### flow/design.v
module SP_wocg(
	clk,
	rst_n,
	in_valid,
	in_data,
	in_mode,
	out_valid,
	out_data
);
input clk, rst_n, in_valid;
input [2:0] in_mode;
input [8:0] in_data;
output reg out_valid;
output reg [8:0] out_data;
genvar idx;
integer i;
localparam IDLE = 4'b0000;
localparam INV  = 4'b0001;
localparam MUL  = 4'b0010;
localparam SORT = 4'b0100;
localparam SUM  = 4'b1000;
reg [3:0] cur_state,next_state;
reg [4:0] cnt;
reg [2:0] cnt_data;
reg [8:0] data_temp;
reg [10:0] data_sum [0:5]; 
reg [2:0] mode_r;
wire idle_state = cur_state == IDLE;
wire inv_in_valid  = cur_state[0] && cnt < 6;
wire mul_in_valid  = cur_state[1] && cnt < 6;
wire sort_in_valid = cur_state[2] && cnt < 6;
wire sum_in_valid  = cur_state[3] && cnt < 6;
wire inv_out_valid,mul_out_valid,sort_out_valid;
wire [8:0] inv_out_data,mul_out_data,sort_out_data;
wire [8:0] sum_mod_out_w;   
wire inv_done  = cur_state[0] && cnt == 'd18;
wire mul_done  = cur_state[1] && cnt == 'd12;
wire sort_done = cur_state[2] && cnt == 'd11;
reg  sum_done ;
wire mode0_cnt_flag = cur_state[3] && mode_r == 'd0 && cnt == 'd5;
always @(posedge clk or negedge rst_n) begin
	if (!rst_n) begin
		cur_state <= IDLE;
	end
	else begin
		cur_state <= next_state;
	end
end
always @(*) begin
	case(cur_state)
		IDLE : next_state = in_valid  ? in_mode[0] ? INV : in_mode[1] ? MUL : in_mode[2] ? SORT : SUM : IDLE;
		INV  : next_state = inv_done  ? mode_r[1] ? MUL : mode_r[2] ? SORT : SUM : INV;
		MUL  : next_state = mul_done  ? mode_r[2] ? SORT : SUM : MUL;
		SORT : next_state = sort_done ? SUM : SORT;
		SUM  : next_state = sum_done  ? IDLE : SUM;
		default : next_state = IDLE;
	endcase
end
always @(*) begin 
	if(cur_state[3]) begin
		if(mode_r == 'd0) sum_done = cnt == 'd12;
		else sum_done = cnt == 'd7;
	end
	else sum_done = 0;
end
always @(posedge clk or negedge rst_n) begin
	if (!rst_n) begin
		cnt <= 'd0;
	end
	else begin
		if(idle_state) cnt <= 'd0;
		else if(inv_done | mul_done | sort_done) cnt <= 'd0;
		else cnt <= cnt + 'd1;
	end
end
always @(posedge clk or negedge rst_n) begin
	if (!rst_n) begin
		cnt_data <= 'd0;
	end
	else begin
		if(inv_in_valid)  cnt_data <= cnt_data + 'd1;
		else if(mul_in_valid)  cnt_data <= cnt_data + 'd1;
		else if(sort_in_valid) cnt_data <= cnt_data + 'd1;
		else if(mode0_cnt_flag) cnt_data <= 'd1;
		else if(cur_state[3])  cnt_data <= cnt_data + 'd1;
		else if(inv_done | mul_done | sort_done | sum_done) cnt_data <= 'd0;
	end
end
always @(posedge clk or negedge rst_n) begin
	if (!rst_n) begin
		mode_r <= 'd0;
	end
	else if(in_valid && idle_state)begin
		mode_r <= in_mode;
	end
end
always @(posedge clk or negedge rst_n) begin
	if (!rst_n) begin
		data_temp <= 'd0;
	end
	else begin
		if(in_valid) data_temp <= in_data;
		else if(inv_out_valid)  data_temp <= inv_out_data;
		else if(mul_out_valid)  data_temp <= mul_out_data;
		else if(sort_out_valid) data_temp <= sort_out_data;
	end
end
always @(posedge clk or negedge rst_n) begin
	if (!rst_n) begin
		for(i=0;i<6;i=i+1) begin
			data_sum[i] <= 'd0;
		end
	end
	else begin
		if(inv_in_valid) begin
			data_sum[cnt_data] <= data_sum[cnt_data] + data_temp;   
		end
		else if(mul_in_valid)  begin 
			if(mode_r[0]) data_sum[cnt_data] <= data_sum[cnt_data] + data_temp;   
			else data_sum[cnt_data] <= data_sum[cnt_data] + (data_temp << 1);   
		end
		else if(sort_in_valid) begin
			if(mode_r[1:0] == 'd0) data_sum[cnt_data] <= (data_sum[cnt_data] + data_temp) + (data_temp << 1);   
			else if(mode_r[1]) data_sum[cnt_data] <= data_sum[cnt_data] + data_temp;  
			else data_sum[cnt_data] <= data_sum[cnt_data] + (data_temp << 1);  
		end
		else if(sum_in_valid)  begin
			if(mode_r[2:0] == 'd0) data_sum[cnt_data] <= data_sum[cnt_data] + (data_temp << 2);   
			else if(mode_r[2]) data_sum[cnt_data] <= data_sum[cnt_data] + data_temp;  
			else if(mode_r[1]) data_sum[cnt_data] <= data_sum[cnt_data] + (data_temp << 1);  
			else data_sum[cnt_data] <= (data_sum[cnt_data] + data_temp) + (data_temp << 1);  
		end
		else if(idle_state) begin
			for(i=0;i<6;i=i+1) begin
				data_sum[i] <= 'd0;
			end
		end
	end
end
always @(posedge clk or negedge rst_n) begin
	if (!rst_n) begin
		out_data <= 'd0;
	end
	else begin
		if(sum_done) out_data <= 'd0;
		else if(cur_state[3]) begin 
			if(mode_r == 'd0) out_data <= cnt > 'd5 ? sum_mod_out_w : 'd0;
			else out_data <= cnt > 'd0 ? sum_mod_out_w : 'd0;
		end
	end
end
always @(posedge clk or negedge rst_n) begin
	if (!rst_n) begin
		out_valid <= 0;
	end
	else begin
		if(sum_done) out_valid <= 0;
		else if(cur_state[3]) begin 
			if(mode_r == 'd0) out_valid <= cnt > 'd5 ? 1 : 0;
			else out_valid <= cnt > 'd0 ? 1 : 0;
		end
	end
end
Modular_Inv Inv_inst (.clk(clk),.rst_n(rst_n),.in_valid(inv_in_valid),.in_data(data_temp),.out_valid(inv_out_valid) ,.out_data(inv_out_data));
Modular_Mul Mul_inst (.clk(clk),.rst_n(rst_n),.in_valid(mul_in_valid),.in_data(data_temp),.out_valid(mul_out_valid) ,.out_data(mul_out_data));
Sort      Sort_inst (.clk(clk),.rst_n(rst_n),.in_valid(sort_in_valid),.in_data(data_temp),.out_valid(sort_out_valid),.out_data(sort_out_data));
Modular_509 U_inst_C(.in_data({7'd0,data_sum[cnt_data - 1]}),.out_data(sum_mod_out_w));
endmodule
module Modular_509(in_data,out_data);
parameter BIAS = 9'd509;
input [17:0] in_data;
output reg [8:0] out_data;
wire  [10:0] tmp = (in_data[8:0] + in_data[17:9]) + (in_data[17:9] << 1);
wire  [10:0] tmp_bias_509  = tmp - BIAS;
wire  [10:0] tmp_bias_1018 = tmp - (BIAS<<1);
wire  [10:0] tmp_bias_1527 = tmp - (BIAS<<1) - BIAS;
wire  [10:0] tmp_bias_2036 = tmp - (BIAS<<2);
always @(*) begin
	if(tmp < BIAS) out_data = tmp;
	else if(tmp_bias_509  < BIAS) out_data = tmp_bias_509 ;
	else if(tmp_bias_1018 < BIAS) out_data = tmp_bias_1018;
	else if(tmp_bias_1527 < BIAS) out_data = tmp_bias_1527;
	else out_data = tmp_bias_2036;
end
endmodule
module Modular_Inv(clk,rst_n,in_valid,in_data,out_valid,out_data);
input  [8:0] in_data;
input  clk,rst_n,in_valid;
output out_valid;
output [8:0] out_data;
localparam IDLE = 2'b00;
localparam CAL  = 2'b01;
localparam OUT  = 2'b10;
reg [1:0] cur_state,next_state;
reg [5:0] st_end_flag_r;
reg pulse;
reg [3:0] cnt;
reg [17:0] data_A_r[0:5],data_B_r[0:5];
wire cal_done = cnt == 'd12;
wire out_done = cnt == 'd5 && cur_state[1];
reg  [5:0] stall_flag_r;
wire  [8:0] modA_out_w[0:2];
wire  [8:0] modB_out_w[0:2];
reg  [17:0] modA_in_w [0:2];
reg  [17:0] modB_in_w [0:2];
wire [17:0] mulA_out_w[0:2];
wire [17:0] mulB_out_w[0:2];
reg   [8:0] mulA_in_w [0:2];
reg   [8:0] mulB_in_w [0:2];
genvar idx;
integer i;
assign out_valid = cur_state[1];
assign out_data = out_valid ? data_A_r[cnt] : 'd0;
always @(posedge clk or negedge rst_n) begin
	if (!rst_n) begin
		cur_state <= IDLE;
	end
	else begin
		cur_state <= next_state;
	end
end
always @(*) begin
	case(cur_state)
		IDLE:next_state = in_valid ? CAL : IDLE;
		CAL :next_state = cal_done ? OUT : CAL ;
		OUT :next_state = out_done ? IDLE: OUT ;
		default: next_state = IDLE;
	endcase
end
generate
	for(idx=0;idx<3;idx=idx+1) begin
		Modular_509 U_inst_A(.in_data(modA_in_w[idx]),.out_data(modA_out_w[idx]));
		Modular_509 U_inst_B(.in_data(modB_in_w[idx]),.out_data(modB_out_w[idx]));
	end
endgenerate
generate
	for(idx=0;idx<3;idx=idx+1) begin
		assign mulA_out_w[idx] =  mulA_in_w[idx] * mulB_in_w[idx];
		assign mulB_out_w[idx] =  mulB_in_w[idx] * mulB_in_w[idx];
	end
endgenerate
always @(*) begin 
	for(i=0;i<3;i=i+1) begin
		if(pulse)
			mulA_in_w[i] = data_A_r[2*i];
		else
			mulA_in_w[i] = data_A_r[2*i+1];
	end
end
always @(*) begin 
	for(i=0;i<3;i=i+1) begin
		if(pulse)
			mulB_in_w[i] = data_B_r[2*i];
		else
			mulB_in_w[i] = data_B_r[2*i+1];
	end
end
always @(*) begin 
	for(i=0;i<3;i=i+1) begin
		if(!pulse)
			modA_in_w[i] = data_A_r[2*i];
		else
			modA_in_w[i] = data_A_r[2*i+1];
	end
end
always @(*) begin 
	for(i=0;i<3;i=i+1) begin
		if(!pulse)
			modB_in_w[i] = data_B_r[2*i];
		else
			modB_in_w[i] = data_B_r[2*i+1];
	end
end
always @(posedge clk or negedge rst_n) begin
	if (!rst_n) begin
		cnt <= 'd0;
	end
	else begin
		if(in_valid) cnt <= cnt + 'd1;
		else if(cal_done | out_done) cnt <= 'd0;
		else if(cur_state[1]) cnt <= cnt + 'd1;
		else if(pulse) cnt <= cnt + 'd1;
	end
end
always @(posedge clk or negedge rst_n) begin
	if (!rst_n) begin
		stall_flag_r <= 'd0;
	end
	else begin
		if(cnt == 'd3 && cur_state[0]) stall_flag_r <= 6'b000001;
		else if(cnt == 'd4 && cur_state[0]) stall_flag_r <= 6'b000011;
		else stall_flag_r <= stall_flag_r << 1;
	end
end
always @(posedge clk or negedge rst_n) begin
	if (!rst_n) begin
		pulse <= 0;
	end
	else begin
		if(out_done) pulse <= 0;
		else if(cur_state[0] | cur_state[1]) pulse <= ~pulse;
	end
end
always @(posedge clk or negedge rst_n) begin
	if (!rst_n) begin
		st_end_flag_r <= 'd0;
	end
	else begin
		if(in_valid) st_end_flag_r[cnt] <= 1;
		else if(cur_state[1]) st_end_flag_r[cnt] <= 0;
	end
end
always @(posedge clk or negedge rst_n) begin
	if (!rst_n) begin
		for(i=0;i<6;i=i+1) begin
			data_A_r[i] <= 'd0;
		end
	end
	else begin
		for(i=0;i<6;i=i+2) begin  
			if(in_valid && cnt == i)  data_A_r[i] <= in_data;
			else if(stall_flag_r[i])  data_A_r[i] <= data_A_r[i];
			else if(st_end_flag_r[i]) data_A_r[i] <= !pulse ? modA_out_w[i>>1] : mulA_out_w[i>>1];
			else data_A_r[i] <= 'd0;
		end
		for(i=1;i<6;i=i+2) begin  
			if(in_valid && cnt == i)  data_A_r[i] <= in_data;
			else if(stall_flag_r[i])  data_A_r[i] <= data_A_r[i];
			else if(st_end_flag_r[i]) data_A_r[i] <= !pulse ? mulA_out_w[i>>1] : modA_out_w[i>>1];
			else data_A_r[i] <= 'd0;
		end
	end
end
always @(posedge clk or negedge rst_n) begin
	if (!rst_n) begin
		for(i=0;i<6;i=i+1) begin
			data_B_r[i] <= 'd0;
		end
	end
	else begin
		for(i=0;i<6;i=i+2) begin  
			if(in_valid && cnt == i) data_B_r[i] <= in_data*in_data;
			else if(st_end_flag_r[i]) data_B_r[i] <= !pulse ? modB_out_w[i>>1] : mulB_out_w[i>>1] ;
			else data_B_r[i] <= 'd0;
		end
		for(i=1;i<6;i=i+2) begin  
			if(in_valid && cnt == i) data_B_r[i] <= in_data*in_data;
			else if(st_end_flag_r[i]) data_B_r[i] <= !pulse ? mulB_out_w[i>>1] : modB_out_w[i>>1];
			else data_B_r[i] <= 'd0;
		end
	end
end
endmodule
module Modular_Mul(clk,rst_n,in_valid,in_data,out_valid,out_data);
input  [8:0] in_data;
input  clk,rst_n,in_valid;
output out_valid;
output [8:0] out_data;
localparam IDLE = 2'b00;
localparam CAL  = 2'b01;
localparam OUT  = 2'b10;
reg [1:0] cur_state,next_state;
reg [3:0] cnt;
reg [8:0] b_r[0:5];
reg [8:0] tmp_mod_r;
reg [8:0] tmp1_r;
reg [8:0] tmp2_r;
reg [8:0] tmp3_r;
reg [8:0] tmp4_r;
reg [17:0] tmp_r;
genvar idx;
integer i;
wire [8:0] mod_out_w;
reg  [8:0] in_mul_A_w,in_mul_B_w;
Modular_509 U_inst_C(.in_data(tmp_r),.out_data(mod_out_w));
assign out_valid = cur_state[1];
assign out_data  = out_valid ? tmp_mod_r : 'd0;
always @(posedge clk or negedge rst_n) begin
	if (!rst_n) begin
		cur_state <= IDLE;
	end
	else begin
		cur_state <= next_state;
	end
end
always @(*) begin
	case(cur_state)
		IDLE:next_state = in_valid ? CAL : IDLE;
		CAL :next_state = cnt == 'd10 ? OUT : CAL ;
		OUT :next_state = cnt == 'd0 ? IDLE: OUT ;
		default: next_state = IDLE;
	endcase
end
always @(*) begin
	if(in_valid) begin
		in_mul_A_w = b_r[0];
	end
	else begin
		case(cnt)
			'd5 :in_mul_A_w = b_r[0];
			'd6 :in_mul_A_w = tmp_mod_r;
			'd7 :in_mul_A_w = tmp2_r;
			'd8 :in_mul_A_w = tmp1_r;
			'd9 :in_mul_A_w = b_r[0];
			'd10:in_mul_A_w = b_r[1];
			'd11:in_mul_A_w = b_r[2];
			'd12:in_mul_A_w = b_r[3];
			'd13:in_mul_A_w = b_r[4];
			'd14:in_mul_A_w = b_r[5];
			default:in_mul_A_w = 'd0;
		endcase
	end
end
always @(*) begin
	if(in_valid) begin
		in_mul_B_w = in_data;
	end
	else begin
		case(cnt)
			'd5 :in_mul_B_w = b_r[5];
			'd6 :in_mul_B_w = tmp4_r;
			'd7 :in_mul_B_w = tmp4_r;
			'd8 :in_mul_B_w = tmp4_r;
			'd9 :in_mul_B_w = tmp_mod_r;
			'd10:in_mul_B_w = tmp_mod_r;
			'd11:in_mul_B_w = tmp3_r;
			'd12:in_mul_B_w = tmp3_r;
			'd13:in_mul_B_w = tmp1_r;
			'd14:in_mul_B_w = tmp2_r;
			default:in_mul_B_w = 'd0;
		endcase
	end
end
always @(posedge clk or negedge rst_n) begin
	if (!rst_n) begin
		cnt <= 'd0;
	end
	else begin
		if(cur_state[0] | cur_state[1]) cnt <= cnt + 'd1; 
		else if(cur_state == IDLE) cnt <= 'd0;
	end
end
always @(posedge clk or negedge rst_n) begin
	if (!rst_n) begin
		for(i=0;i<6;i=i+1) begin
			b_r[i] <= 'd0;
		end
	end
	else begin
		if(in_valid) begin
			for(i=0;i<5;i=i+1) begin
				b_r[0] <= in_data;
				b_r[i+1] <= b_r[i];
			end
		end
	end
end
always @(posedge clk or negedge rst_n) begin
	if (!rst_n) begin
		tmp_r <= 'd0;
	end
	else begin
		tmp_r <= in_mul_A_w * in_mul_B_w;
	end
end
always @(posedge clk or negedge rst_n) begin
	if (!rst_n) begin
		tmp_mod_r <= 'd0;
	end
	else begin
		tmp_mod_r <= mod_out_w;
	end
end
always @(posedge clk or negedge rst_n) begin
	if (!rst_n) begin
		tmp1_r <= 'd0;
	end
	else begin
		tmp1_r <= cur_state[1] ? tmp1_r : tmp_mod_r;
	end
end
always @(posedge clk or negedge rst_n) begin
	if (!rst_n) begin
		tmp2_r <= 'd0;
	end
	else begin
		tmp2_r <= cur_state[1] ? tmp2_r : tmp1_r;
	end
end
always @(posedge clk or negedge rst_n) begin
	if (!rst_n) begin
		tmp3_r <= 'd0;
	end
	else begin
		tmp3_r <= cur_state[1] ? tmp3_r : tmp2_r;
	end
end
always @(posedge clk or negedge rst_n) begin
	if (!rst_n) begin
		tmp4_r <= 'd0;
	end
	else begin
		tmp4_r <= tmp3_r;
	end
end
endmodule
module Sort(clk,rst_n,in_valid,in_data,out_valid,out_data);
input  [8:0] in_data;
input  clk,rst_n,in_valid;
output out_valid;
output [8:0] out_data;
integer i;
reg [8:0] data_r[0:5];
reg [4:0] st_flag_r;
reg [1:0] cur_state,next_state;
localparam IDLE = 2'b00;
localparam RD   = 2'b01;
localparam SORT = 2'b10;
localparam OUT  = 2'b11;
wire sort_done = st_flag_r == 'd1 && cur_state == SORT;
wire rd_done = st_flag_r[0] && cur_state == RD;
wire out_done = st_flag_r == 0 && cur_state == OUT;
assign out_valid = cur_state == OUT;
assign out_data  = out_valid ? data_r[5] : 'd0;
always @(posedge clk or negedge rst_n) begin
	if (!rst_n) begin
		cur_state <= IDLE;
	end
	else begin
		cur_state <= next_state;
	end
end
always @(*) begin
	case(cur_state)
		IDLE:next_state = in_valid  ? RD   : IDLE;
		RD  :next_state = rd_done   ? SORT : RD  ;
		SORT:next_state = sort_done ? OUT  : SORT;
		OUT: next_state = out_done  ? IDLE : OUT ;
		default: next_state = IDLE;
	endcase
end
always @(posedge clk or negedge rst_n) begin
	if (!rst_n) begin
		st_flag_r <= 'd0;
	end
	else if (cur_state == IDLE || sort_done) begin
		st_flag_r <= 'b10000;
	end
	else if(rd_done) begin
		st_flag_r <= 'b10101;
	end
	else begin
		st_flag_r <= st_flag_r >> 1;
	end
end
always @(posedge clk or negedge rst_n) begin
	if (!rst_n) begin
		for(i=0;i<6;i=i+1) begin
			data_r[i] <= 'd0;
		end
	end
	else begin
		if(in_valid) begin
			if(in_data > data_r[0]) begin
				data_r[0] <= in_data;
				data_r[1] <= data_r[0];
				data_r[2] <= data_r[1];
				data_r[3] <= data_r[2];
				data_r[4] <= data_r[3];
				data_r[5] <= data_r[4];
			end
			else begin
				data_r[1] <= in_data;
				data_r[2] <= data_r[1];
				data_r[3] <= data_r[2];
				data_r[4] <= data_r[3];
				data_r[5] <= data_r[4];
			end
		end
		else if(cur_state == SORT && st_flag_r[0]) begin   
      		for(i=1;i<5;i=i+2)
      		begin
      		  data_r[i  ] <= (data_r[i] < data_r[i+1]) ? data_r[i+1] : data_r[i  ];
      		  data_r[i+1] <= (data_r[i] < data_r[i+1]) ? data_r[i  ] : data_r[i+1];
      		end
		end
		else if(cur_state == SORT && !st_flag_r[0]) begin
      		for(i=2;i<5;i=i+2)
      		begin
      		  data_r[i  ] <= (data_r[i] < data_r[i+1]) ? data_r[i+1] : data_r[i  ];
      		  data_r[i+1] <= (data_r[i] < data_r[i+1]) ? data_r[i  ] : data_r[i+1];
      		end
		end
		else if(cur_state == OUT) begin
      		for(i=0;i<5;i=i+1)
      		begin
      		  data_r[i+1] <= data_r[i];
      		end
		end
		else if(cur_state == IDLE) begin
			for(i=0;i<6;i=i+1) begin
				data_r[i] <= 'd0;
			end
		end
	end
end
endmodule
### flow/run.sh
#!/bin/bash
# the make line also repeats each setting of config.mk as NAME=value (left out here)
make -C /OpenROAD-flow-scripts/flow DESIGN_CONFIG=/design/flow/config.mk WORK_HOME=/design/flow/orfs CLKGATE_MAP_FILE= finish
### flow/config.mk
export PLATFORM = sky130hd
export DESIGN_NAME = SP_wocg
export DESIGN_NICKNAME = SP_wocg
export VERILOG_FILES = /design/flow/design.v
export SDC_FILE = /design/flow/constraint.sdc
export NUM_CORES = 4
export LEC_CHECK = 0
export ABC_AREA = 1
export CAP_MARGIN = 40
export CORE_MARGIN = 2
export CORE_UTILIZATION = 72
export CTS_CLUSTER_DIAMETER = 225
export CTS_CLUSTER_SIZE = 10
export PLACE_DENSITY_LB_ADDON = 0.08
export SETUP_SLACK_MARGIN = 0.75
export SLEW_MARGIN = 20
export SYNTH_MEMORY_MAX_BITS = 16384
### flow/constraint.sdc
create_clock -name core_clock -period 2.68 [get_ports {clk}]
set_input_delay 0.5360 -clock core_clock [delete_from_list [all_inputs] [get_ports {clk}]]
set_output_delay 0.5360 -clock core_clock [all_outputs]
set_load 0.01 [all_outputs]
==> results of run 1 <==
==> per-stage QoR <==
stage	setup WS [ns]	cells	util
3_5_place_dp	-3.64	11100	0.926
3_3_place_gp	-2.92	11100	0.926
2_1_floorplan	-2.68	8443	-
==> design notes, run 1 <==
The run stopped with a tool error. The failing step was clock tree synthesis (4_1_cts). The first error in the log reads "[ERROR DPL-0033] detailed placement checks failed during check placement".

The logs give 25 for the number of ports placed on the die boundary and 9,407 for the net count after synthesis. The floorplan has 105 rows. In this run, synthesis inferred 0 flip-flops with an integrated enable. The xor/xnor share of the synthesized area is 0.0430, and the share of flip-flops with an asynchronous set or reset after synthesis is 1.00.

The cell type that accounts for the most area after synthesis is sky130_fd_sc_hd__dfrtp_1. The most frequently used library cell after synthesis is sky130_fd_sc_hd__nand2_1. By area the synthesized netlist is led by sky130_fd_sc_hd__dfrtp_1 (22%), sky130_fd_sc_hd__fa_1 (14%), sky130_fd_sc_hd__nand2_1 (13%). The cell area after placement is 0.0762 sq mm, and the multiplexer share of the synthesized area is 0.000688.

The commonest register cell is sky130_fd_sc_hd__dfrtp_1. The run gives 0.0824 sq mm as the area of the core. The commonest cells after synthesis are sky130_fd_sc_hd__nand2_1 (2,080), sky130_fd_sc_hd__inv_1 (1,531), sky130_fd_sc_hd__nor2_1 (703). Once synthesis finished, the tally of register bits stood at 521. For the core utilization at floorplan, the log shows 0.729. The run gives 0.238 for the simple-gate share of the synthesized area. The synthesized-area fraction occupied by ao, oa, aoi and oai cells came out at 0.139.

The post-synthesis adder-cell area fraction was 0.249; the top cell type's share of synthesized area was 0.217. For this run the detailed placement stage logged an HPWL of 205,000 um. The chip occupies 0.0857 sq mm.

Number of cell instances after yosys synthesis: 8,443. The die is 293 um tall. The average instance in the mapped netlist occupies 7.11 sq um. The count of synthesis-stage warnings from yosys was 14; the post-synth area from yosys stat was 0.0601 sq mm.

The netlist uses 69 different library cells. The dominant combinational cell family by area after synthesis is adder cells. As logged by OpenROAD, the buffers inserted on ports number 24. Before any placement, the netlist area is recorded as 0.0601 sq mm.

Synthesis produced 8,443 cells. The floorplan step set the die width to 293 um. The proportion of synthesized chip area in sequential cells is 0.217, and the global placement routability congestion is 1.12.
==> run 2, diff against run 1 <==
- CAP_MARGIN: 40 -> 20
- CORE_UTILIZATION: 72 -> 68
- CTS_CLUSTER_DIAMETER: 225 -> 372
- CTS_CLUSTER_SIZE: 10 -> unset
- PLACE_DENSITY: unset -> 0.38
- PLACE_DENSITY_LB_ADDON: 0.08 -> unset
- SETUP_SLACK_MARGIN: 0.75 -> -0.37
- clock period: 2.68 -> 5.76 ns (I/O delays scaled with it)
==> run 2 against run 1 <==
Effect of this change:
- the layout now fails its checks (negative setup slack)
- die size up 5.8%
- synthesized cell count unchanged
- synthesized area unchanged
==> design notes, run 2 <==
The run finished, with violations left. The layout checks failed on negative setup slack.

The run gives -0.358 ns for the worst path setup slack after routing. The most critical setup path has its startpoint at Mul_inst.cnt[1]$_DFF_PN0_. The category of the critical setup timing path was register to register.

Per the detail_route log, the uppermost layer with routed signals is met4. For the number of antenna-violating nets in the routed design, the log shows 0. TritonCTS built the clock tree.

The run gives 163 MHz as the highest achievable clock rate. With the global placement routability congestion at 0.986 (-12%), the worst slack after detailed placement is -0.590 ns (+3.05 ns).

The first global-routing pass estimated 291,000 um of wire. For the count of synthesis-stage warnings from yosys, the log shows 14 (unchanged).

With the netlist area before placement at 0.0601 sq mm (unchanged), the final critical-path share of the clock period is 1.06. The tools report the net count after synthesis as 9,407 (unchanged). For the final routed database, the setup TNS stands at -1.65 ns. The run gives 0.217 (unchanged) for the top cell type's share of synthesized area.

Cell with the most instances after synthesis: sky130_fd_sc_hd__nand2_1. On the critical path, the stage with the largest delay is an instance of sky130_fd_sc_hd__fa_1.

Core utilization at floorplan: 0.689 (-0.0400). The run gives 0.0601 sq mm (unchanged) for the post-synth area from yosys stat. Type of origin of the critical path: a register. The multiplexer share of the synthesized area came out at 0.000688 (unchanged). Hold-check failures listed in the final report amount to 0. The run gives 2 for the initial antenna violation count. The peak fanout along the critical path was 6.

For the total routing resource utilization after global routing, the log shows 0.398. The biggest area contributor in the post-synthesis netlist is sky130_fd_sc_hd__dfrtp_1. For the maximum buffer depth of the clock tree, the log shows 3. The run gives 301 um (+2.9%) for the horizontal die dimension. The longest incremental delay of any stage on the critical path is reported as 0.59 ns. The port buffer count is 24 (unchanged).

The share of flip-flops with an asynchronous set or reset after synthesis was 1.00 (unchanged). The number of cells traversed by the worst hold path was 0. After detailed routing, the met2 layer carries 82,100 um of wire. By count the netlist is led by sky130_fd_sc_hd__nand2_1 (2,080), sky130_fd_sc_hd__inv_1 (1,531), sky130_fd_sc_hd__nor2_1 (703). The CTS H-tree depth is 2.

The simple-gate share of the synthesized area works out to 0.238 (unchanged). The tools report the half-perimeter wire length after detailed placement as 141,000 um (-31%). Entering global routing, the biggest net connects 130 pins. Area of the core: 0.0872 sq mm (+5.8%). Setup repair after global routing could not meet its margin everywhere.

The launch point of the worst min-delay path is recorded as Mul_inst.tmp3_r[2]$_DFFE_PN0N_. The run gives 180,000 um as the final wirelength. The run gives 521 as the sink count of the clock tree. The CTS root buffer is sky130_fd_sc_hd__clkbuf_16. The routed wirelength on the met1 layer is recorded as 71,300 um. For the fraction of the core area covered by cells at the end of the flow, the log shows 0.761. The via count normalized by instance count works out to 5.86. On the worst setup and hold paths after CTS, the clock-pin slew comes to 0.06 ns.

Endpoint kind of the worst setup timing path: a register. The clock latency reported for the late side of the worst-skew pair is 0.66 ns, and the synthesized-area fraction occupied by ao, oa, aoi and oai cells is 0.139 (unchanged). The run gives 8,443 (unchanged) for the number of cell instances after yosys synthesis. The post-synthesis adder-cell area fraction was 0.249 (unchanged); the detailed-router iteration count before antenna repair was 6. Clock tree synthesis inserted a total of 57 buffers. The xor/xnor share of the synthesized area was 0.0430 (unchanged); the number of OpenROAD warnings was 110.

The number of cells on the worst reg-to-reg path is 31. The tools report the proportion of synthesized chip area in sequential cells as 0.217 (unchanged). The run gives 7.11 sq um (unchanged) for the average size of a mapped cell. Worst min-delay path category: register to register. The violation tally recorded at the end of detailed-routing iteration 0 is 5,819. The pin closest to its max-slew limit shows a slew of 1.26 ns. STA lists the endpoint of the worst register-to-register path as Mul_inst.tmp_r[17]$_DFF_PN0_. Dominant combinational cell family by area after synthesis: adder cells. The run gives 0.0907 sq mm (+5.8%) as the die outline area. The final worst clock skew was 0.0526 ns. The tools report the relative slew slack as 0.154. The count of inserted antenna diode cells came out at 0. The net total in the final layout was 9,687. For the via count of the first global-routing pass, the log shows 57,300. On the critical path the data arrives at 6.63 ns. With the total congestion overflow after global routing at 0, the count of final setup violators is 26.

The number of buffers and inverters on the critical path is 7. The run gives 0.0640 sq mm (-16%) as the cell area after placement. The cell family contributing the most delay on the critical path was adder cells. The tools report the count of mapped cells out of synthesis as 8,443 (unchanged). The final routed wire length divided by cell count came out at 18.1 um. For reference, the final report shows the max-slew violation count at 0.

Capturing element of the worst setup path: Mul_inst.tmp_r[17]$_DFF_PN0_. The synthesis report lists the most area-consuming cells as sky130_fd_sc_hd__dfrtp_1 (22%), sky130_fd_sc_hd__fa_1 (14%), sky130_fd_sc_hd__nand2_1 (13%). For flop-to-flop paths, the worst setup slack is -0.36 ns. The routed design could run at a clock period as short as 6.12 ns.

Looking at the hold checks, the worst path lands on Mul_inst.tmp4_r[2]$_DFF_PN0_. The die outline height came out at 301 um (+2.9%). The number of core rows is 108 (+2.9%). The commonest register cell is sky130_fd_sc_hd__dfrtp_1. The final report gives the standard cell area, fillers excluded, as 0.0663 sq mm. The fill cell instance count of the final layout is 6,727.

The number of gates on the worst path with buffers counted works out to 31. For the count of maximum capacitance violations, the log shows 0. The number of hold buffers added after CTS was 0. The beginning of the worst register-to-register path is Mul_inst.cnt[1]$_DFF_PN0_. The synthesis-stage register bit count is 521 (unchanged).

The post-synth tally of flip-flops with integrated enable is 0 (unchanged). The run gives 58,100 for the routed via count. The number of ports placed on the die boundary came out at 25 (unchanged). For the number of DRC violations after detailed routing, the log shows 0.

The synthesis-to-layout area growth is 10.5%, and the data required time at the worst endpoint is 6.27 ns. The number of library cell types mapped by synthesis was 69 (unchanged). After detailed routing, the met3 layer carries 16,800 um of wire.
[run 2: metal layers]
layer | global-route usage | vias up
met3 | 0.0612 | 549
met5 | 0 | -
met2 | 0.644 | 2812
met4 | 0.185 | 0
met1 | 0.526 | 27300
li1 | - | 27400
[run 2: what timing repair did]
item,4_1_cts,5_1_grt
pin swaps,0,25
setup buffers,0,17
gates cloned,0,2
setup endpoints to repair,4,35
resized,5,78
[run 2: area by class of cell]
type / count / area, sq um / area share
flip-flops and latches: 521 / 13000 / 0.197
inverters: 1588 / 5980 / 0.0901
multi-input cells: 6129 / 40400 / 0.610
clock buffers: 76 / 1590 / 0.0239
repair buffers: 426 / 3470 / 0.0523
well taps: 1155 / 1450 / 0.0218
clock inverters: 29 / 364 / 0.00549
[run 2: through the flow]
| step | hold slack, ns | std cells |
|---|---|---|
| after CTS | 0.400 | 9905 |
| after detailed placement | 0.406 | 9800 |
| after floorplan | 0.374 | 8443 |
| after global routing | 0.417 | 9924 |
| final | 0.408 | 9924 |
| after global placement | 0.402 | 9800 |
==> run 3, diff against run 2 <==
- ABC_AREA: 1 -> unset
- CORE_UTILIZATION: 68 -> 40
- CTS_CLUSTER_DIAMETER: 372 -> 371
- GPL_TIMING_DRIVEN: unset -> 0
- PLACE_DENSITY: 0.38 -> unset
- SETUP_SLACK_MARGIN: -0.37 -> unset
- TNS_END_PERCENT: unset -> 75
- clock period: 5.76 -> 8.0 ns (I/O delays scaled with it)
==> run 3 against run 2 <==
Effect of this change:
- critical path depth is 10 lower
- sequential share of layout area is 0.29 points higher
- first-iteration DRC count is 5.2% lower
- worst hold slack worse by 0.012 ns
- now clean on timing, DRC and antenna
- setup slack better by 0.56 ns
- cell area is 1.5% lower
- clock-buffer cell count is 9 higher
- routed wire length is 8.2% higher
==> design notes, run 3 <==
The run gives 0.0426 (-0.000428) for the xor/xnor share of the synthesized area. With the final max-slew violation count at 0 (unchanged), the multiplexer share of the synthesized area is 0.0645 (+0.0638). The post-layout minimum cycle time is 7.79 ns (+1.68 ns). The number of cell instances after yosys synthesis is 6,860 (-19%).

Proportion of synthesized chip area in sequential cells: 0.218 (+0.00122). The logs give 0.0597 sq mm (-0.56%) for the netlist area before placement and 25 (unchanged) for the number of ports placed on the die boundary. Routed length on met2: 89,000 um (+8.3%). For reference, the critical path is captured by Inv_inst.data_A_r[5][8]$_DFFE_PN0P_. With the worst stage delay on the critical path at 0.63 ns (+0.04 ns), the met1 wire length is 85,700 um (+20%).

Horizontal die dimension: 390 um (+30%). The run gives 0.21 ns (+0.56 ns) as the setup slack of the worst register-to-register path. The logs give 308,000 um (+6.0%) for the wire length of the first global-routing pass and 7,824 (-17%) for the net count after synthesis. Count of maximum capacitance violations: 0 (unchanged).

The run gives 9 (+3) as the detailed-router iteration count before antenna repair. Beginning of the worst register-to-register path: Inv_inst.pulse$_DFFE_PN0P_. Synthesized-area fraction occupied by ao, oa, aoi and oai cells: 0.207 (+0.0684). The starting DRC count in detailed routing is 5,515 (-5.2%), and the core utilization at floorplan is 0.403 (-0.286). The average size of a mapped cell came out at 8.70 sq um (+22%). The flow ran to the end and the layout has no timing, DRC or antenna violations.

The cell sequence reported for the critical path is clkbuf_4 -> clkbuf_4 -> clkbuf_2 -> mux2_2 -> fa_1 -> ha_1 -> fa_1 -> xor2_1 -> clkbuf_1 -> ha_1 -> a21oi_1 -> or3_1 -> nor2_1 -> o221a_2 -> o22ai_1 -> or4_1 -> and3_4 -> buf_6 -> o311ai_1 -> a21oi_1 -> o22a_1. The area of the core was 0.148 sq mm (+70%). The die outline height is 390 um (+30%). The tools report the fill cell instance count of the final layout as 14,500 (+120%). In the post-synthesis netlist, the biggest area contributors are sky130_fd_sc_hd__dfrtp_1 (22%), sky130_fd_sc_hd__fa_1 (14%), sky130_fd_sc_hd__ha_1 (11%). The timing report attributes the biggest portion of critical-path delay to buffers and inverters. In the synthesized netlist, the cells that appear most often are sky130_fd_sc_hd__nand2_1 (739), sky130_fd_sc_hd__inv_1 (694), sky130_fd_sc_hd__nor2_1 (589). The number of OpenROAD warnings was 104 (-5.5%); the number of antenna-violating nets in the routed design was 0 (unchanged).

The number of buffers inserted for hold repair after clock tree synthesis was 0 (unchanged); the post-synthesis adder-cell area fraction was 0.251 (+0.00141). The endpoint kind of the worst setup timing path was a register. For hold timing, the worst endpoint is Mul_inst.tmp4_r[1]$_DFF_PN0_.

The count of final setup violators is 0 (-100%). Number of DRC violations after detailed routing: 0 (unchanged). Global placement routability congestion: 0.970 (-1.6%).

The number of gates on the worst path with buffers counted is 21 (-32%), and the relative slew slack is 0.190 (+0.0362). Category of the critical setup timing path: register to register. The via count of the first global-routing pass is 53,000 (-7.6%).

For the routed length on met3, the log shows 14,500 um (-14%). The share of flip-flops with an asynchronous set or reset after synthesis was 1.00 (unchanged). The synthesis-stage register bit count was 521 (unchanged). Type of origin of the critical path: a register.

The number of cells traversed by the worst hold path is 0 (unchanged). The peak fanout along the critical path came out at 11 (+5). Final worst clock skew: 0.0477 ns (-0.00499 ns). The clock slew seen by the registers of the worst setup and hold paths works out to 0.06 ns (about the same). The most critical setup path has its startpoint at Inv_inst.pulse$_DFFE_PN0P_. The run gives 0.441 (-0.320) as the fraction of the core area covered by cells at the end of the flow. The post-synth tally of flip-flops with integrated enable was 0 (unchanged). According to the hold report, the worst path is of the register to register type. STA lists the startpoint of the worst hold path as Mul_inst.tmp3_r[1]$_DFFE_PN0N_. The final wirelength is 195,000 um (+8.2%). The run gives 0.70 ns (+0.04 ns) for the clock latency reported for the late side of the worst-skew pair. The tools report the CTS H-tree depth as 3 (+1).

The logs give 153,000 um (+8.4%) for the half-perimeter wire length after detailed placement and 7,928 (-18%) for the net total in the final layout. The total congestion overflow after global routing came out at 0 (unchanged). Via count normalized by instance count: 5.94 (+1.5%). Yosys instantiated no cell more often than sky130_fd_sc_hd__nand2_1. TritonCTS built the clock tree. The critical register-to-register path endpoint is Inv_inst.data_A_r[5][8]$_DFFE_PN0P_. The run gives 14 (unchanged) for the count of synthesis-stage warnings from yosys. The tools report the highest achievable clock rate as 128 MHz (-21%). The number of library cell types mapped by synthesis is 122 (+77%). In this run the top signal layer used is met4. The run gives 0.152 (-0.0863) for the simple-gate share of the synthesized area. Final critical-path share of the clock period: 0.974 (-0.0880). The largest net degree at the start of global routing was 98 (-25%). The port buffer count is 24 (unchanged). Between the synthesized netlist and the finished layout, the area growth was recorded as 9.41%. The run gives 521 (unchanged) for the sink count of the clock tree. For the data required time at the worst endpoint, the log shows 8.58 ns (+2.31 ns). The transition time of the tightest slew-check pin works out to 1.21 ns (-0.0453 ns). The final routed wire length divided by cell count is 21.8 um (+20%), and the signal arrival time at the worst endpoint is 8.38 ns (+1.75 ns).

Setup repair after global routing could not meet its margin everywhere. For the total routing resource utilization after global routing, the log shows 0.256 (-0.142). For the count of mapped cells out of synthesis, the log shows 6,860 (-19%). The tools report the initial antenna violation count as 0 (-2). The flip-flop cell with the highest count after synthesis was sky130_fd_sc_hd__dfrtp_1. The depth of the most critical reg-to-reg path was 21 (-32%); the sum of buffers and inverters on the critical path was 5 (-2). The cell type of the slowest stage on the worst timing path is sky130_fd_sc_hd__or4_1.

Among the non-sequential cells, adder cells take the most area. For the routed via count, the log shows 53,200 (-8.5%).

The CTS root buffer was sky130_fd_sc_hd__clkbuf_16. The run gives 3 (unchanged) as the maximum buffer depth of the clock tree. Cell accounting for the most synthesized area: sky130_fd_sc_hd__dfrtp_1. The total CTS buffers was 68 (+19%); the die outline area was 0.152 sq mm (+68%).

Number of hold-slack violations in the final timing report: 0 (unchanged). With the top cell type's share of synthesized area at 0.218 (+0.00122), the number of core rows is 141 (+31%).
==> run 3: routing by layer <==
layer | track usage | vias up
met5 | 0 | -
li1 | - | 24400
met2 | 0.412 | 2040
met4 | 0.0775 | 0
met1 | 0.353 | 26400
met3 | 0.0407 | 317
==> run 3: repair_timing <==
item,4_1_cts,5_1_grt
resized,37,61
buffers inserted,2,0
endpoints found under the setup margin,169,99
gates cloned,0,0
pin swaps,2,0
==> run 3: cell type report <==
class                   count  area (sq um)  share of cell area
clock inverters            37           558             0.00854
multi-input cells        5331         43100               0.659
diodes                      1          2.50           0.0000383
well taps                1930          2410              0.0370
plain buffers             293          1260              0.0193
inverters                 712          2680              0.0410
repair buffers             37           459             0.00703
flip-flops and latches    521         13000               0.200
clock buffers              85          1860              0.0284
==> run 3: per-stage QoR <==
step / hold slack [ns] / worst slack, ns / cell area (sq um) / std cells / TNS, ns
3_3_place_gp: 0.377 / -18.58 / 62400 / 8814 / -9744.98
4_1_cts: 0.396 / 0.00205 / 65200 / 8945 / 0
3_5_place_dp: 0.383 / -1.64 / 62700 / 8823 / -130.03
5_1_grt: 0.412 / -0.0204 / 65300 / 8946 / -0.0204
2_1_floorplan: 0.369 / 1.29 / 59700 / 6860 / 0
6_report: 0.396 / 0.206 / 65300 / 8947 / 0
==> run 4, diff against run 3 <==
- CAP_MARGIN: 20 -> 10
- CELL_PAD_IN_SITES_GLOBAL_PLACEMENT: unset -> 0
- CORE_UTILIZATION: 40 -> 70
- CTS_CLUSTER_DIAMETER: 371 -> unset
- CTS_CLUSTER_SIZE: unset -> 34
- GPL_TIMING_DRIVEN: 0 -> unset
- MAX_ROUTING_LAYER: unset -> met4
- PLACE_DENSITY: unset -> 0.64
- SETUP_SLACK_MARGIN: unset -> 0.97
- TNS_END_PERCENT: 75 -> unset
- clock period: 8.0 -> 6.39 ns (I/O delays scaled with it)
==> run 4 against run 3 <==
Effect of this change:
- the layout now fails its checks (max-capacitance violations, max-slew violations, negative setup slack)
- setup slack worse by 0.30 ns
- critical path type unchanged
- cell area is 8.5% higher
- global-route usage is 20 points higher
- synthesized area stayed put
- largest cell class unchanged
- flip-flop count stayed put
- critical endpoint is now Mul_inst.tmp_r[12]$_DFF_PN0_
- clock-buffer cell count is 3 lower
- clock skew is 0.0018 ns lower
- die size is 42% lower
==> design notes, run 4 <==
The cell seen most often among critical-path stages was sky130_fd_sc_hd__buf_4. The logs give 6,860 (unchanged) for the count of mapped cells out of synthesis and 0.0131 sq mm (about the same) for the register area. The run gives 3 (unchanged) as the maximum buffer depth of the clock tree. The final max-slew violation count is 7 (+7). Horizontal die dimension: 296 um (-24%).

The clock slew seen by the registers of the worst setup and hold paths came out at 0.07 ns (about the same). The tools report the clock latency reported for the late side of the worst-skew pair as 0.70 ns (about the same). The share of flip-flops with an asynchronous set or reset after synthesis is 1.00 (unchanged). For the die outline area, the log shows 0.0877 sq mm (-42%). The post-synth area from yosys stat is 0.0597 sq mm (unchanged), and the largest net degree at the start of global routing is 155 (+58%). The critical path starts at Mul_inst.cnt[2]$_DFF_PN0_.

The number of core rows was 107 (-24%). The tools report the worst path setup slack after routing as -0.0926 ns (-0.299 ns). The count of final setup violators came out at 2 (+2).

The sum of buffers and inverters on the critical path came out at 10 (+5). For the core utilization at floorplan, the log shows 0.704 (+0.300). The synthesis-stage register bit count is 521 (unchanged). The number of ports placed on the die boundary is 25 (unchanged). The via count normalized by instance count works out to 7.03 (+18%). The wire length of the first global-routing pass was 306,000 um (-0.82%); the sink count of the clock tree was 521 (unchanged). The number of cell instances after yosys synthesis was 6,860 (unchanged). The highest achievable clock rate was 154 MHz (+20%); the post-layout instance area was 0.0709 sq mm (+8.5%). The run gives 1.06 (+8.9%) as the global placement routability congestion.

For the netlist area before placement, the log shows 0.0597 sq mm (unchanged). STA reports the tightest min-delay check as being of type register to register. The run gives 0.0849 sq mm (-43%) as the area of the core. With the fill cell instance count of the final layout at 4,880 (-66%), the count of maximum capacitance violations is 1 (+1). The transition time of the tightest slew-check pin is 1.56 ns (+0.347 ns), and the total congestion overflow after global routing is 0 (unchanged).

The post-route non-filler standard cell count was 8,431 (-5.8%); the number of buffers inserted for hold repair after clock tree synthesis was 0 (unchanged). The number of gates on the worst path with buffers counted was 30 (+43%). The starting DRC count in detailed routing is 7,490 (+36%).

The multiplexer share of the synthesized area is 0.0645 (unchanged). The final hold slack was 0.405 ns (+0.00885 ns); the average size of a mapped cell was 8.70 sq um (unchanged). The run gives 0 (unchanged) for the post-synth tally of flip-flops with integrated enable.

CTS root buffer: sky130_fd_sc_hd__clkbuf_16. The worst stage delay on the critical path is 0.49 ns (-0.14 ns). Setup repair after global routing could not meet its margin everywhere. The die outline height came out at 296 um (-24%). The checks that failed: max-capacitance violations, max-slew violations, negative setup slack. The synthesis-to-layout area growth is 18.7%. Cell family contributing the most delay on the critical path: adder cells.

The run gives 0.0458 ns (-0.00184 ns) as the final worst clock skew. The tools report the relative slew slack as -0.0487 (-0.239). In this run the critical register-to-register path is captured at Mul_inst.tmp_r[12]$_DFF_PN0_.

Looking at the hold checks, the worst path lands on Mul_inst.tmp4_r[6]$_DFF_PN0_. The number of library cell types mapped by synthesis is 122 (unchanged), and the initial antenna violation count is 6 (+6). The run gives 0.453 (+0.197) for the total routing resource utilization after global routing. The number of DRC violations after detailed routing was 0 (unchanged); the peak fanout along the critical path was 8 (-3). Sorting the synthesized cells by area gives the leading types as sky130_fd_sc_hd__dfrtp_1 (22%), sky130_fd_sc_hd__fa_1 (14%), sky130_fd_sc_hd__ha_1 (11%). The startpoint of the tightest hold check path was Mul_inst.tmp3_r[6]$_DFFE_PN0N_.

For the worst slack after detailed placement, the log shows 0.0354 ns (+1.67 ns). For the CTS H-tree depth, the log shows 2 (-1). The category of the critical setup timing path is register to register.

The run gives 60 (-12%) as the total CTS buffers. The count of synthesis-stage warnings from yosys was 14 (unchanged). The capturing element of the worst setup path is Mul_inst.tmp_r[12]$_DFF_PN0_. The post-layout minimum cycle time came out at 6.48 ns (-1.31 ns). The cell with the most instances after synthesis is sky130_fd_sc_hd__nand2_1.

The run gives 7.10 ns (-1.28 ns) as the signal arrival time at the worst endpoint. The final wirelength is 213,000 um (+9.4%). The number of cells after detailed placement is 7,938 (-10%). The run gives 138,000 um (-9.7%) as the half-perimeter wire length after detailed placement. The flip-flop cell with the highest count after synthesis was sky130_fd_sc_hd__dfrtp_1. The proportion of synthesized chip area in sequential cells was 0.218 (unchanged). Per the STA report, the cell with the highest stage delay on the worst path is sky130_fd_sc_hd__dfrtp_1. The simple-gate share of the synthesized area came out at 0.152 (unchanged).

Ranked by instance count, the synthesized netlist is headed by sky130_fd_sc_hd__nand2_1 (739), sky130_fd_sc_hd__inv_1 (694), sky130_fd_sc_hd__nor2_1 (589). The data required time at the worst endpoint is 7.01 ns (-1.57 ns), and the number of cells traversed by the worst hold path is 0 (unchanged). The via count of the first global-routing pass was 56,100 (+5.9%); the depth of the most critical reg-to-reg path was 30 (+43%). The run gives 0.207 (unchanged) for the synthesized-area fraction occupied by ao, oa, aoi and oai cells.

The final routed wire length divided by cell count was 25.3 um (+16%); the post-synthesis adder-cell area fraction was 0.251 (unchanged). The detailed-router iteration count before antenna repair came out at 10 (+1). The run gives -0.09 ns (-0.30 ns) for the setup slack of the worst register-to-register path. The flow ran to the end, but the layout failed its checks. In the synthesized netlist, the dominant kind of combinational cell is adder cells.

STA classifies the critical path endpoint as a register. Port buffer count: 24 (unchanged). Cell accounting for the most synthesized area: sky130_fd_sc_hd__dfrtp_1.

The top cell type's share of synthesized area is 0.218 (unchanged). The run gives 0.0426 (unchanged) for the xor/xnor share of the synthesized area. TritonCTS built the clock tree.

The run gives 1.01 (+0.0403) for the final critical-path share of the clock period. The final total negative setup slack came out at -0.181 ns (-0.181 ns). The routed via count came out at 59,300 (+12%). The run gives 116 (+12%) for the number of OpenROAD warnings. The net count after synthesis is 7,824 (unchanged). The startpoint identified for the worst register-to-register timing path is Mul_inst.cnt[2]$_DFF_PN0_. The type of origin of the critical path was a register. The number of antenna-violating nets in the routed design is 0 (unchanged). The number of hold-slack violations in the final timing report was 0 (unchanged); the net total in the final layout was 8,195 (+3.4%). For the cell area after placement, the log shows 0.0627 sq mm (about the same).
-- run 4: metrics by stage --
stage	utilization
2_1_floorplan	-
3_3_place_gp	0.738
3_5_place_dp	0.738
4_1_cts	0.797
5_1_grt	0.835
6_report	0.835
-- run 4: repair_timing --
item                                   in CTS  in global routing
gates resized                             285                398
cloned                                      4                  7
endpoints found under the hold margin       0                  0
pin swaps                                 138                207
buffers inserted                          188                176
setup endpoints to repair                 247                249
-- run 4: routing by layer --
layer,routed length [um],part of all wire,GRT usage,vias up
li1,-,-,-,25000
met3,25400,0.12,0.0980,1458
met4,18200,0.085,0.259,0
met5,0,0,-,-
met1,75100,0.35,0.553,28400
met2,94600,0.44,0.697,4403
-- run 4: final cells by class --
type	instances	area share
Multi-Input combinational cell	5335	0.653
Antenna cell	6	0.000212
Inverter	712	0.0391
Clock inverter	30	0.00581
Timing Repair Buffer	601	0.0737
Tap cell	1144	0.0202
Clock buffer	82	0.0243
Sequential cell	521	0.184
==> run 5, diff against run 4 <==
- ABC_AREA: unset -> 1
- CAP_MARGIN: 10 -> 20
- CELL_PAD_IN_SITES_GLOBAL_PLACEMENT: 0 -> unset
- CORE_UTILIZATION: 70 -> 69
- CTS_CLUSTER_DIAMETER: unset -> 33
- CTS_CLUSTER_SIZE: 34 -> unset
- MAX_ROUTING_LAYER: met4 -> unset
- PLACE_DENSITY: 0.64 -> unset
- SETUP_SLACK_MARGIN: 0.97 -> 0.3
- clock period: 6.39 -> 2.76 ns (I/O delays scaled with it)
==> run 5 against run 4 <==
Effect of this change:
- the flow now stops in global routing (5_1_grt)
- die size grew 2.0%
- synthesized cell count increased by 23%
- synthesized area grew 0.56%
==> design notes, run 5 <==
The flow did not finish. The flow halted during global routing (5_1_grt). The first error in the log reads "[ERROR GRT-0116] Global routing finished with congestion. Check the congestion regions in the DRC Viewer". The number of ports placed on the die boundary is 25 (unchanged), and the core utilization at floorplan is 0.694 (-0.00916).

The maximum buffer depth of the clock tree is 3 (unchanged), and the synthesis-stage register bit count is 521 (unchanged). The area of the core was 0.0865 sq mm (+1.9%); the total CTS buffers was 99 (+65%). The CTS H-tree depth was 3 (+1).

The post-synthesis adder-cell area fraction works out to 0.249 (-0.00141). With the netlist area before placement at 0.0601 sq mm (+0.56%), the horizontal die dimension is 299 um (+0.99%). The run gives 1.00 (unchanged) for the share of flip-flops with an asynchronous set or reset after synthesis. The run gives 8,443 (+23%) as the count of mapped cells out of synthesis. The number of cell instances after yosys synthesis is 8,443 (+23%).

The number of library cell types mapped by synthesis was 69 (-43%). The logs give 1.05 (-1.0%) for the global placement routability congestion and 0.0894 sq mm (+2.0%) for the die outline area. By area the synthesized netlist is led by sky130_fd_sc_hd__dfrtp_1 (22%), sky130_fd_sc_hd__fa_1 (14%), sky130_fd_sc_hd__nand2_1 (13%). The cell accounting for the most synthesized area was sky130_fd_sc_hd__dfrtp_1. The logs give -3.14 ns (-3.17 ns) for the worst slack after detailed placement and 0.0762 sq mm (+22%) for the cell area after placement.

The simple-gate share of the synthesized area was 0.238 (+0.0863); the xor/xnor share of the synthesized area was 0.0430 (+0.000428). The run gives 0.0601 sq mm (+0.56%) as the post-synth area from yosys stat. With the top cell type's share of synthesized area at 0.217 (-0.00122), the net count after synthesis is 9,407 (+20%).

The multiplexer share of the synthesized area came out at 0.000688 (-0.0638). Post-synth tally of flip-flops with integrated enable: 0 (unchanged). sky130_fd_sc_hd__nand2_1 is the most common cell in the netlist.

The number of core rows is 108 (+0.93%). The synthesized-area fraction occupied by ao, oa, aoi and oai cells is 0.139 (-0.0684). The dominant combinational cell family by area after synthesis was adder cells. The flip-flop cell with the highest count after synthesis was sky130_fd_sc_hd__dfrtp_1. The port buffer count was 24 (unchanged). The half-perimeter wire length after detailed placement came out at 178,000 um (+29%). The total routing resource utilization after global routing is 0.980. The run gives 0.217 (-0.00122) for the proportion of synthesized chip area in sequential cells. After synthesis, the most frequently instantiated cells are sky130_fd_sc_hd__nand2_1 (2,080), sky130_fd_sc_hd__inv_1 (1,531), sky130_fd_sc_hd__nor2_1 (703).

The CTS root buffer was sky130_fd_sc_hd__clkbuf_16. Sink count of the clock tree: 521 (unchanged). The run gives 14 (unchanged) for the count of synthesis-stage warnings from yosys.

The run gives 299 um (+0.99%) for the die outline height. Summed over all layers, the global routing overflow is 4,253. The average size of a mapped cell works out to 7.11 sq um (-18%). The number of cells after detailed placement came out at 11,100 (+40%).
[run 5: what timing repair did]
item	in CTS
pin swaps	221
endpoints found under the hold margin	45
setup endpoints to repair	383
hold buffers	1
gates resized	470
cloned	12
setup buffers	172
[run 5: routing by layer]
layer  GRT overflow  GRT usage
met1            136      0.913
met2           2744       1.14
met3            136      0.850
met4           1205       1.09
met5             32      0.665
[run 5: metrics by stage]
stage | utilization
after floorplan | -
after global placement | 0.881
after detailed placement | 0.881
after CTS | 0.964
==> run 6, diff against run 5 <==
- ABC_AREA: 1 -> unset
- CORE_MARGIN: 2 -> 5
- CORE_UTILIZATION: 69 -> 45
- CTS_CLUSTER_DIAMETER: 33 -> unset
- GPL_ROUTABILITY_DRIVEN: unset -> 1
- PLACE_DENSITY: unset -> 0.67
- SETUP_SLACK_MARGIN: 0.3 -> -0.34
- SLEW_MARGIN: 20 -> 10
- clock period: 2.76 -> 13.2 ns (I/O delays scaled with it)
==> run 6 against run 5 <==
Effect of this change:
- now clean on timing, DRC and antenna
- synthesized area shrank 0.56%
- synthesized cell count fell by 19%
- die size grew 57%
==> design notes, run 6 <==
For the final wirelength, the log shows 177,000 um. Dividing the detail-routed via count by the number of cells gives 6.08. The sink count of the clock tree is 521 (unchanged). The half-perimeter wire length after detailed placement is 136,000 um (-23%).

The depth of the most critical reg-to-reg path is 25. With the number of OpenROAD warnings at 112, the final worst clock skew is 0.0437 ns. The run gives 133 (+23%) as the number of core rows. The run gives 0 (-100%) for the total of cells resized after clock tree synthesis.

The share of flip-flops with an asynchronous set or reset after synthesis is 1.00 (unchanged), and the register area is 0.0130 sq mm. The routed layout reports a DRC error count of 0. The final hold violation count recorded for this run is 0. The first global-routing pass estimated 284,000 um of wire. Among all stages on the critical path, the maximum delay recorded is 0.93 ns.

The number of cell instances after yosys synthesis was 6,860 (-19%); the number of ports placed on the die boundary was 25 (unchanged). The met2 routing resource usage after global routing came out at 0.399. The commonest cells after synthesis are sky130_fd_sc_hd__nand2_1 (739), sky130_fd_sc_hd__inv_1 (694), sky130_fd_sc_hd__nor2_1 (589).

The run gives 0.07 ns for the clock slew seen by the registers of the worst setup and hold paths. The min-delay analysis places its worst path in the category register to register. The post-layout minimum cycle time came out at 7.82 ns. Yosys attributes the largest share of cell area to sky130_fd_sc_hd__dfrtp_1 (22%), sky130_fd_sc_hd__fa_1 (14%), sky130_fd_sc_hd__ha_1 (11%). The tools report the area of the core as 0.132 sq mm (+52%). The fraction of met1 tracks used by global routing was 0.337.

The post-CTS setup repair buffer count was 0 (-100%); the starting DRC count in detailed routing was 5,075. Among the non-sequential cells, adder cells take the most area. The cell with the most instances after synthesis is sky130_fd_sc_hd__nand2_1. TritonRoute output was used to compute an average wire per cell of 20.8 um. The initial antenna violation count is 2, and the total CTS buffers is 61 (-38%).

The detailed-router iteration count before antenna repair is 7. The flip-flop cell with the highest count after synthesis was sky130_fd_sc_hd__dfrtp_1.

For the pin with the worst max-slew slack, the measured transition is 1.19 ns. The run gives 151 for the largest net degree at the start of global routing. The post-synth tally of flip-flops with integrated enable is 0 (unchanged). For the post-synth area from yosys stat, the log shows 0.0597 sq mm (-0.56%). The tools report the number of library cell types mapped by synthesis as 122 (+77%). The tools report the proportion of synthesized chip area in sequential cells as 0.218 (+0.00122).

TritonCTS built the clock tree. The timing report shows that the slowest cell on the worst path is sky130_fd_sc_hd__dfrtp_4. The CTS H-tree depth came out at 2 (-1). Setup repair after global routing left no endpoint under its margin. The top cell type's share of synthesized area works out to 0.218 (+0.00122). The sum of buffers and inverters on the critical path was 6; the simple-gate share of the synthesized area was 0.152 (-0.0863). The port buffer count works out to 24 (unchanged).

For the number of buffers inserted for hold repair after clock tree synthesis, the log shows 0 (-1). The critical path is of the register to register type. The endpoint kind of the worst setup timing path is a register. The startpoint of the tightest hold check path was Mul_inst.tmp3_r[7]$_DFFE_PN0N_.

Synthesis-stage register bit count: 521 (unchanged). The fraction of met3 tracks used by global routing came out at 0.0356. Summed over all instances, the cell type with the most area after synthesis is sky130_fd_sc_hd__dfrtp_1. The count of mapped cells out of synthesis was 6,860 (-19%); the synthesis-to-layout area growth was 7.06%. The post-synthesis adder-cell area fraction came out at 0.251 (+0.00141). Counting stages on the worst path, the most repeated cell is sky130_fd_sc_hd__inv_1. The routed via count is 52,000.

Per the timing report, the achievable frequency comes out to 128 MHz. The die outline area came out at 0.140 sq mm (+57%).

For the relative slew slack, the log shows 0.202. Netlist area before placement: 0.0597 sq mm (-0.56%).

The xor/xnor share of the synthesized area is 0.0426 (-0.000428). The final max-slew violation count is 0. For the worst slack after detailed placement, the log shows 5.44 ns (+8.57 ns).

The count of synthesis-stage warnings from yosys was 14 (unchanged); the net count after synthesis was 7,824 (-17%). Fill cells in the final layout number 12,400. In this run the register-to-register setup slack is 5.38 ns. The critical register-to-register path endpoint is Inv_inst.data_B_r[3][17]$_DFF_PN0_. The report shows a maximum critical-path fanout of 71.

Multiplexer share of the synthesized area: 0.0645 (+0.0638). The layout report lists the multi-input gate area as 0.0429 sq mm. The clock reaches the later pin of the worst-skew pair after 0.69 ns.

The number of gates on the worst path with buffers counted is 25, and the count of final setup violators is 0. The via count of the first global-routing pass is 51,400. For the total routing resource utilization after global routing, the log shows 0.246. Cell family contributing the most delay on the critical path: adder cells. Setup slack on the critical path of the routed design comes to 5.38 ns.

The tools report the capturing element of the worst setup path as Inv_inst.data_B_r[3][17]$_DFF_PN0_. The global placement routability congestion is 0.961 (-8.1%). Global routing put the most usage on met2. Maximum buffer depth of the clock tree: 3 (unchanged).

For the worst reg-to-reg path, the startpoint reported by OpenROAD is Inv_inst.pulse$_DFFE_PN0P_. The final critical-path share of the clock period is 0.592.

The tools report the launch point of the critical path as Inv_inst.pulse$_DFFE_PN0P_. Once detail routing completed, the nets flagged for antenna violations numbered 0. Per the GRT congestion report, total overflow comes to 0. Looking at the clock tree report, the root buffer type is sky130_fd_sc_hd__clkbuf_16.

Looking at the hold checks, the worst path lands on Mul_inst.tmp4_r[7]$_DFF_PN0_. The flow ran to the end and the layout has no timing, DRC or antenna violations. The horizontal die dimension came out at 374 um (+25%). The type of origin of the critical path is a register.

The final layout reports a setup TNS of 0 ns. The synthesized-area fraction occupied by ao, oa, aoi and oai cells was 0.207 (+0.0684); the core utilization at floorplan was 0.454 (-0.241). According to the finish report, the design has a final net count of 7,707. The die outline height came out at 374 um (+25%). For the data required time at the worst endpoint, the log shows 13.70 ns. The data arrival time reported for the critical path is 8.32 ns. With the average size of a mapped cell at 8.70 sq um (+22%), the number of cells traversed by the worst hold path is 0.

The tool flagged a number of max-cap violations equal to 0.
-- run 6: layer usage --
| layer | vias up | wire length, um |
|---|---|---|
| li1 | 24000 | - |
| met1 | 25700 | 77100 |
| met2 | 1952 | 81600 |
| met3 | 370 | 12300 |
| met4 | 0 | 6450 |
| met5 | - | 0 |
-- run 6: area by class of cell --
type | instances | area share
Multi-Input combinational cell | 5331 | 0.671
Sequential cell | 521 | 0.204
Inverter | 712 | 0.0418
Tap cell | 1755 | 0.0343
Clock buffer | 77 | 0.0265
Timing Repair Buffer | 116 | 0.0151
Clock inverter | 33 | 0.00742
Antenna cell | 1 | 0.0000391
-- run 6: through the flow --
| stage | area, sq um | hold WS [ns] | utilization | std cells |
|---|---|---|---|---|
| 6_report | 63900 | 0.382 | 0.486 | 8546 |
| 5_1_grt | 63900 | 0.378 | 0.486 | 8545 |
| 4_1_cts | 63900 | 0.370 | 0.485 | 8541 |
| 3_5_place_dp | 61700 | 0.392 | 0.469 | 8431 |
| 3_3_place_gp | 61700 | 0.381 | 0.469 | 8429 |
| 2_1_floorplan | 59700 | 0.369 | - | 6860 |
